==> inputs of 06-06 <==
## colour_change
module colour_change #
(
    parameter DATA_WIDTH = 24  
)
(
    input  wire                   clk,
    input  wire                   n_rst,
    input  wire [DATA_WIDTH-1:0] i_vid_data,
    input  wire                  i_vid_hsync,
    input  wire                  i_vid_vsync,
    input  wire                  i_vid_VDE,
    output reg [DATA_WIDTH-1:0] o_vid_data,
    output reg                  o_vid_hsync,
    output reg                  o_vid_vsync,
    output reg                  o_vid_VDE,
    input wire [3:0] btn,
    input wire [3:0] sw,
    output wire [3:0] led 
);
clock: 10.1 ns
lec_check: 0
abc_area: 1
cap_margin: 20
cell_pad_in_sites_detail_placement: 2
core_aspect_ratio: 1.64
core_margin: 2
core_utilization: 40
cts_cluster_diameter: 398
gpl_routability_driven: 0
gpl_timing_driven: 1
hold_slack_margin: 0.29
setup_slack_margin: 2.19
slew_margin: 35
tns_end_percent: 85
run.sh (not shown) runs the stock make flow with config.mk's settings and CLKGATE_MAP_FILE=.
==> inputs of 03-28, as changes to 06-06 <==
==> flow/config.mk (replaced) <==
export PLATFORM = sky130hd
export DESIGN_NAME = colour_change
export DESIGN_NICKNAME = colour_change
export VERILOG_FILES = /design/flow/design.v
export SDC_FILE = /design/flow/constraint.sdc
export NUM_CORES = 4
export LEC_CHECK = 0
export CAP_MARGIN = 20
export CORE_MARGIN = 2
export CORE_UTILIZATION = 67
export SETUP_SLACK_MARGIN = -0.92
export SLEW_MARGIN = 20
==> flow/constraint.sdc (replaced) <==
create_clock -name core_clock -period 12.2 [get_ports {clk}]
set_input_delay 2.4400 -clock core_clock [delete_from_list [all_inputs] [get_ports {clk}]]
set_output_delay 2.4400 -clock core_clock [all_outputs]
set_load 0.01 [all_outputs]
==> qor summary <==
| item | 03-28 | 06-06 |
|---|---|---|
| Area of the synthesized netlist per yosys stat | 0.0261 mm² | 0.0242 mm² |
| Pre-Place Util | 0.677 | 0.403 |
| Status | did not finish | did not finish |
| Last stage reached | global routing (5_1_grt) | detailed placement (3_5_place_dp) |
| Cell row count | 72 | 115 |
| Post-synthesis simple-gate area fraction | 0.193 | 0.300 |
| MUX area fraction | 0.0407 | 0 |
| Width of the die | 201 µm | 196 µm |
| FA/HA/MAJ Cells, Area Fraction | 0.199 | 0.203 |
| Combined area of all synthesized cells | 0.0261 mm² | 0.0242 mm² |
| Aoi share | 0.231 | 0.106 |
| Total cells reported by yosys after synthesis | 3106 | 3234 |
| Synth Area per Inst | 8.41 µm² | 7.47 µm² |
| Top cell area share | 0.183 | 0.198 |
| Share of the yosys chip area belonging to registers | 0.198 | 0.214 |
| Height of the die | 201 µm | 319 µm |
| Std-Cell Core Area | 0.0386 mm² | 0.0599 mm² |
| Chip footprint | 0.0406 mm² | 0.0624 mm² |
| Gate count of the mapped netlist | 3106 | 3234 |
| Yosys xor share | 0.0846 | 0.0691 |
| Post-synth cell types | 146 | 83 |

==> v34: inputs <==
==> flow/design.v <==
`timescale 1ns / 1ps
module skin_detection(
    input clk,
    input n_rst,
    input [23:0] i_vid_data,
    input i_vid_hsync,
    input i_vid_vsync,
    input i_vid_VDE,
    input [3:0] sw,
    output reg [23:0] o_vid_data,
    output reg o_vid_hsync,
    output reg o_vid_vsync,
    output reg o_vid_VDE
);
    localparam [7:0] skin_y = 8'd80;
    localparam [7:0] skin_cb_min = 8'd70;  
    localparam [7:0] skin_cb_max = 8'd135;  
    localparam [7:0] skin_cr_min = 8'd120;  
    localparam [7:0] skin_cr_max = 8'd180;   
    reg signed [8:0] y, ytemp;
    reg signed [8:0] cb;
    reg signed [8:0] cr;
    reg signed [8:0] rtemp,gtemp,btemp, rtemp2, gtemp2, btemp2;
    localparam [7:0] r  = 8'd255;
    localparam [7:0] g = 8'd0;
    localparam [7:0] b = 8'd255;
    wire [7:0] red, green, blue;
    assign {red, blue, green} = i_vid_data;
    wire hsync = i_vid_hsync;
    wire vsync = i_vid_vsync;
    wire VDE = i_vid_VDE;
    always @(posedge clk) begin
        if(sw == 4'd1) begin
        ytemp <= 16+ (256*red+green*645+blue*98)/1000;
        cb <= (577*(btemp-ytemp))/1000+128;
        cr <= (713*(rtemp-ytemp))/1000+128;
        y <= ytemp;
        rtemp <= red;
        gtemp <= green;
        btemp <= blue;
        rtemp2 <= rtemp;
        gtemp2 <= gtemp;
        btemp2 <= btemp;
        if(y > skin_y && skin_cb_min < cb && skin_cb_max > cb && skin_cr_min < cr && skin_cr_max > cr) begin
            o_vid_data[23:16] <= rtemp2;
            o_vid_data[15:8] <= btemp2;
            o_vid_data[7:0] <= gtemp2;
        end else begin
            o_vid_data[23:16] <= r;
            o_vid_data[15:8] <= b;
            o_vid_data[7:0] <= g;
        end
        o_vid_hsync <=  hsync;
        o_vid_vsync <=  vsync;
        o_vid_VDE <=  VDE;
    end
    end
endmodule
`timescale 1ns / 1ps
module inversion(
    input clk,
    input n_rst,
    input [23:0] i_vid_data,
    input i_vid_hsync,
    input i_vid_vsync,
    input i_vid_VDE,
    input [3:0] sw,
    output reg [23:0] o_vid_data,
    output reg o_vid_hsync,
    output reg o_vid_vsync,
    output reg o_vid_VDE
);
    wire [7:0] red, green, blue;
    assign {red, green, blue} = i_vid_data;
 always @(posedge clk) begin
        if(sw == 4'd2) begin
            o_vid_data[23:16] <= 255-red;
            o_vid_data[15:8] <= 255-green;
            o_vid_data[7:0] <= 255-blue;
        end
        o_vid_hsync <= i_vid_hsync;
        o_vid_vsync <=  i_vid_vsync;
        o_vid_VDE <=  i_vid_VDE;
        end
endmodule
`timescale 1ns / 1ps
module position(
input clk,
    input n_rst,
    input [23:0] i_vid_data,
    input i_vid_hsync,
    input i_vid_vsync,
    input i_vid_VDE,
    input [3:0] sw,
    output reg [23:0] o_vid_data,
    output reg o_vid_hsync,
    output reg o_vid_vsync,
    output reg o_vid_VDE
);
    wire [7:0] red, green, blue;
    reg [16:0] vcount, hcount;
    reg [16:0] vcount_q, hcount_q;
    assign {red, blue, green} = i_vid_data;
    always @* begin
        hcount = hcount_q;
        vcount = vcount_q;
        if(!n_rst) begin
            hcount = 0;
            vcount = 0;
        end else
            if(i_vid_VDE) begin
        if(hcount_q>=16'd1919) begin
            hcount = 0;
            if(vcount_q>=16'd1079)
                vcount =0;
         else vcount = vcount_q +1;
    end else hcount = hcount_q +1;
    end
    end
    always @(posedge clk) begin
        hcount_q <= hcount;
        vcount_q <= vcount;
    end
    wire [7:0] grey = (3*red)/100 + (59*green)/100 + (11*blue)/100;
     always @(posedge clk) begin
           if(sw == 4'd3) begin
             if (hcount > 200 && hcount < 800) begin
                o_vid_data[23:16] <= grey;
                 o_vid_data[15:8] <= grey; 
                 o_vid_data[7:0] <= grey;         
           end
           else
             o_vid_data <= i_vid_data;
           end
           o_vid_hsync <= i_vid_hsync;
           o_vid_vsync <=  i_vid_vsync;
           o_vid_VDE <=  i_vid_VDE;
           end
endmodule
`timescale 1ns / 1ps
module colour_change #
(
    parameter DATA_WIDTH = 24  
)
(
    input  wire                   clk,
    input  wire                   n_rst,
    input  wire [DATA_WIDTH-1:0] i_vid_data,
    input  wire                  i_vid_hsync,
    input  wire                  i_vid_vsync,
    input  wire                  i_vid_VDE,
    output reg [DATA_WIDTH-1:0] o_vid_data,
    output reg                  o_vid_hsync,
    output reg                  o_vid_vsync,
    output reg                  o_vid_VDE,
    input wire [3:0] btn,
    input wire [3:0] sw,
    output wire [3:0] led 
);
 assign led = 4'd0;
 wire [23:0] out1, out2,out3;
   wire hsync, vsync, vde, hsync2, vsync2, vde2, hsync3, vsync3, vde3;
   always@* begin
       case(sw)
           4'd1:begin o_vid_data=out1;
           o_vid_hsync = hsync;
           o_vid_vsync = vsync;
           o_vid_VDE = vde;
           end
           4'd2: begin 
            o_vid_data=out2;
            o_vid_hsync = hsync2;
            o_vid_vsync = vsync2;
            o_vid_VDE = vde2;
           end
           4'd3: begin 
           o_vid_data=out3;
           o_vid_hsync = hsync3;
           o_vid_vsync = vsync3;
           o_vid_VDE = vde3;
          end
          default: begin
           o_vid_data=i_vid_data;
           o_vid_hsync = i_vid_hsync;
           o_vid_vsync = i_vid_vsync;
           o_vid_VDE = i_vid_VDE;
           end
       endcase
   end
   skin_detection skin(.clk(clk), .n_rst(n_rst), .i_vid_data(i_vid_data), .i_vid_hsync(i_vid_hsync), .i_vid_vsync(i_vid_vsync), .i_vid_VDE(i_vid_VDE), .o_vid_data(out1), .o_vid_hsync(hsync), .o_vid_vsync(vsync), .o_vid_VDE(vde), .sw(sw));
   inversion inverse(.clk(clk), .n_rst(n_rst), .i_vid_data(i_vid_data), .i_vid_hsync(i_vid_hsync), .i_vid_vsync(i_vid_vsync), .i_vid_VDE(i_vid_VDE), .o_vid_data(out2), .o_vid_hsync(hsync2), .o_vid_vsync(vsync2), .o_vid_VDE(vde2), .sw(sw));
   position pos(.clk(clk), .n_rst(n_rst), .i_vid_data(i_vid_data), .i_vid_hsync(i_vid_hsync), .i_vid_vsync(i_vid_vsync), .i_vid_VDE(i_vid_VDE), .o_vid_data(out3), .o_vid_hsync(hsync3), .o_vid_vsync(vsync3), .o_vid_VDE(vde3), .sw(sw));
endmodule
==> flow/run.sh <==
#!/bin/bash
# the make line also repeats each setting of config.mk as NAME=value (left out here)
make -C /OpenROAD-flow-scripts/flow DESIGN_CONFIG=/design/flow/config.mk WORK_HOME=/design/flow/orfs CLKGATE_MAP_FILE= finish
==> flow/config.mk <==
export PLATFORM = sky130hd
export DESIGN_NAME = colour_change
export DESIGN_NICKNAME = colour_change
export VERILOG_FILES = /design/flow/design.v
export SDC_FILE = /design/flow/constraint.sdc
export NUM_CORES = 4
export LEC_CHECK = 0
export ABC_AREA = 1
export CAP_MARGIN = 25
export CELL_PAD_IN_SITES_GLOBAL_PLACEMENT = 0
export CORE_MARGIN = 2
export CORE_UTILIZATION = 71
export CTS_CLUSTER_DIAMETER = 214
export CTS_CLUSTER_SIZE = 14
export HOLD_SLACK_MARGIN = -0.1
export PLACE_DENSITY_LB_ADDON = 0.04
export SETUP_SLACK_MARGIN = -0.87
export SLEW_MARGIN = 20
export TNS_END_PERCENT = 70
==> flow/constraint.sdc <==
create_clock -name core_clock -period 11.4 [get_ports {clk}]
set_input_delay 2.2800 -clock core_clock [delete_from_list [all_inputs] [get_ports {clk}]]
set_output_delay 2.2800 -clock core_clock [all_outputs]
set_load 0.01 [all_outputs]
==> v19 (differences from v34) <==
- CORE_UTILIZATION: 71 -> 72
- CTS_CLUSTER_SIZE: 14 -> 74
- HOLD_SLACK_MARGIN: -0.1 -> unset
- SETUP_SLACK_MARGIN: -0.87 -> 1.6
==> flow/constraint.sdc (replaced) <==
create_clock -name core_clock -period 16.9 [get_ports {clk}]
set_input_delay 3.3800 -clock core_clock [delete_from_list [all_inputs] [get_ports {clk}]]
set_output_delay 3.3800 -clock core_clock [all_outputs]
set_load 0.01 [all_outputs]
==> notes <==
v19 completed with no timing, DRC or antenna violations. v34 aborted during global routing (5_1_grt). Between v34 and v19, the lower die size is in v19 (gap 1.4%, measured against v19). Synthesized area is the same in v19 and v34. In synthesized cell count, v19 and v34 do not differ.
==> figures <==
                                                                          v34        v19
Outcome                                                stopped before the end  no timing/DRC/antenna violations
Last stage reached                                   global routing (5_1_grt)          -
Placer Congestion                                                        1.01      0.872
Horizontal extent of the die                                           188 µm     187 µm
Area of placed instances                                            29300 µm²  25200 µm²
Core area                                                           33500 µm²  33300 µm²
Height of the die                                                      188 µm     187 µm
Worst slack, placed                                                  -2.31 ns   0.832 ns
Post-CTS Resized                                                          151          5
Buffers inserted during post-CTS setup optimization                        35          1
Init Core Util                                                          72.0%      72.6%
Post-Place Cells                                                         4265       3720
Die Size                                                            35500 µm²  35000 µm²
